JK:
==> flow/design.v (excerpt) <==
module enduro_video(iRST_n,
                    iVGA_CLK,
                    show_cars,
                    car_user_x,
                    car2_x,
                    car2_y,
                    car3_x,
                    car3_y,
                    oBLANK_n,
                    oHS,
                    oVS,
                    b_data,
                    g_data,
                    r_data);
input iRST_n;
input iVGA_CLK;
input show_cars;
input [9:0] car_user_x;
input [9:0] car2_x;
input [9:0] car2_y;
input [9:0] car3_x;
input [9:0] car3_y;
output reg oBLANK_n;
output reg oHS;
output reg oVS;
output [7:0] b_data;
output [7:0] g_data;
output [7:0] r_data;
wire rst;
reg [18:0] ADDR;
wire [9:0] SCREEN_HEIGHT;
wire [10:0] SCREEN_WIDTH;
wire [5:0] CAR_WIDTH, CAR_HEIGHT;
wire [8:0] CAR_USER_Y;
wire [23:0] BGR_data_out;
assign SCREEN_HEIGHT = 10'd480;
assign SCREEN_WIDTH = 11'd640;
assign CAR_WIDTH = 6'd23;
assign CAR_HEIGHT = 6'd36;
assign CAR_USER_Y = SCREEN_HEIGHT - CAR_HEIGHT;
wire [23:0] bgr_data_raw;
wire cBLANK_n,cHS,cVS;
assign rst = ~iRST_n;
video_sync_generator LTM_ins (.vga_clk(iVGA_CLK),
                              .reset(rst),
                              .blank_n(cBLANK_n),
                              .HS(cHS),
                              .VS(cVS));
always@(posedge iVGA_CLK, negedge iRST_n)
begin
  if (!iRST_n)
     ADDR<=19'd0;
  else if (cHS==1'b0 && cVS==1'b0)
     ADDR<=19'd0;
  else if (cBLANK_n==1'b1)
     ADDR<=ADDR+1;
end
    draw_dynamic_cars draw_cars(
			.clk(iVGA_CLK),
        .addr(ADDR),
        .bgr_data_in(bgr_data_raw),
        .bgr_data_out(BGR_data_out),
			.SHOW_CARS(show_cars),
        .CAR_WIDTH(CAR_WIDTH),
        .CAR_HEIGHT(CAR_HEIGHT),
        .SCREEN_WIDTH(SCREEN_WIDTH),
        .SCREEN_HEIGHT(SCREEN_HEIGHT),
			.CAR_USER_Y(CAR_USER_Y),
        .car_user_x(car_user_x),
        .car2_x(car2_x),
        .car2_y(car2_y),
        .car3_x(car3_x),
        .car3_y(car3_y)
    );
mem_saida_seq memu0 (
    .endereco(ADDR),
	.data_out(bgr_data_raw)
);
assign b_data = BGR_data_out[7:0];
assign g_data = BGR_data_out[15:8];
assign r_data = BGR_data_out[23:16];
always@(posedge iVGA_CLK)
begin
  oHS<=cHS;
  oVS<=cVS;
  oBLANK_n<=cBLANK_n;
end
endmodule
Size in the first run: about 3400 cells after synthesis, ~53 flip-flops, ~80 I/O pins, about 26000 um^2 of cells after synthesis.
clock: 6.32 ns
lec_check: 0
cap_margin: 5
core_margin: 2
core_utilization: 72
cts_cluster_diameter: 26
cts_cluster_size: 41
hold_slack_margin: -0.04
max_routing_layer: met4
setup_slack_margin: 0.82
slew_margin: 35
run.sh (not shown) runs the stock make flow with config.mk's settings and CLKGATE_MAP_FILE=.
JK: complete, dirty (negative setup slack)
diff inputs: JK => MS
==> flow/config.mk <==
export PLATFORM = sky130hd
export DESIGN_NAME = enduro_video
export DESIGN_NICKNAME = enduro_video
export VERILOG_FILES = /design/flow/design.v
export SDC_FILE = /design/flow/constraint.sdc
export NUM_CORES = 4
export LEC_CHECK = 0
export CAP_MARGIN = 20
export CORE_MARGIN = 2
export CORE_UTILIZATION = 40
export SLEW_MARGIN = 20
==> flow/constraint.sdc <==
create_clock -name core_clock -period 8.67 [get_ports {iVGA_CLK}]
set_input_delay 1.7340 -clock core_clock [delete_from_list [all_inputs] [get_ports {iVGA_CLK}]]
set_output_delay 1.7340 -clock core_clock [all_outputs]
set_load 0.01 [all_outputs]
Notes after the runs:
Relative to JK, global-route usage decreased by 26 points in MS.
JK -> MS: worst hold slack flat
In MS, number of cells traversed by the worst register-to-register path is lower than in JK.
Every stage of the flow completed for MS, and the final layout passed the timing, design-rule and antenna checks.
JK -> MS: net count entering floorplan delta 0, exact match
What AL does differently from MS at the input level:
diff --git a/flow/config.mk b/flow/config.mk
--- a/flow/config.mk
+++ b/flow/config.mk
@@ -10 +10 @@
-export CORE_UTILIZATION = 40
+export CORE_UTILIZATION = 66
==> flow/constraint.sdc <==
create_clock -name core_clock -period 9.88 [get_ports {iVGA_CLK}]
set_input_delay 1.9760 -clock core_clock [delete_from_list [all_inputs] [get_ports {iVGA_CLK}]]
set_output_delay 1.9760 -clock core_clock [all_outputs]
set_load 0.01 [all_outputs]
Notes after the runs:
AL against MS: iteration count of the initial detailed-routing pass moved up; final worst slack increased by 620 ps relative to the old numbers; internal power of the cells saw a decrease; post-route cell area lower.
MS ended up with draw_cars.bgr_data_out[22]$_DFF_P_ as its capture point of the critical path; AL ended up with draw_cars.bgr_data_out[10]$_DFF_P_.
Sort MS and AL by post-detailed-route via-to-cell ratio asc -> top: MS
The higher largest net degree at the start of global routing came out of AL.
~same worst hold slack in MS and AL
Compared with MS, in AL logic area now sits at about the same level, total power consumption of the routed design now sits lower.
Run comparison: MS standard cell with the maximum stage delay on the critical path sky130_fd_sc_hd__dfrtp_1; AL standard cell with the maximum stage delay on the critical path sky130_fd_sc_hd__a2111oi_0
## Diff of input files: TR against AL
diff --git a/flow/config.mk b/flow/config.mk
--- a/flow/config.mk
+++ b/flow/config.mk
@@ -8 +8 @@
-export CAP_MARGIN = 20
+export CAP_MARGIN = 0
@@ -10 +10,2 @@
-export CORE_UTILIZATION = 66
+export CORE_UTILIZATION = 40
+export HOLD_SLACK_MARGIN = 0.23
==> flow/constraint.sdc <==
create_clock -name core_clock -period 15.0 [get_ports {iVGA_CLK}]
set_input_delay 3.0000 -clock core_clock [delete_from_list [all_inputs] [get_ports {iVGA_CLK}]]
set_output_delay 3.0000 -clock core_clock [all_outputs]
set_load 0.01 [all_outputs]
==> comparison <==
The critical path's slowest cell comes out sky130_fd_sc_hd__a2111oi_0 in one run and sky130_fd_sc_hd__clkdlybuf4s50_1 in the other, namely in AL and TR respectively. From AL to TR the numbers moved as follows: die area grew by 64%, transition time of the tightest slew-check pin shrank by 19 ps, count of plain and timing-repair buffers in the layout shrank by about 1.6%. Compare AL and TR | register-to-register slack lower: AL. In TR the pre-CTS setup slack turned out 4540 ps higher than in AL. TR vs. AL: met3 track demand over resource shrank by 6.4 points; combinational power -about 35%; synthesized cell count roughly the same. Going from AL to TR, the detail-routed via count per cell was found to have gone down by about 13%. Compared with AL, in TR number of buffer and inverter stages on the critical path dropped 2, power went down.
Power and IR drop assume default switching activity.
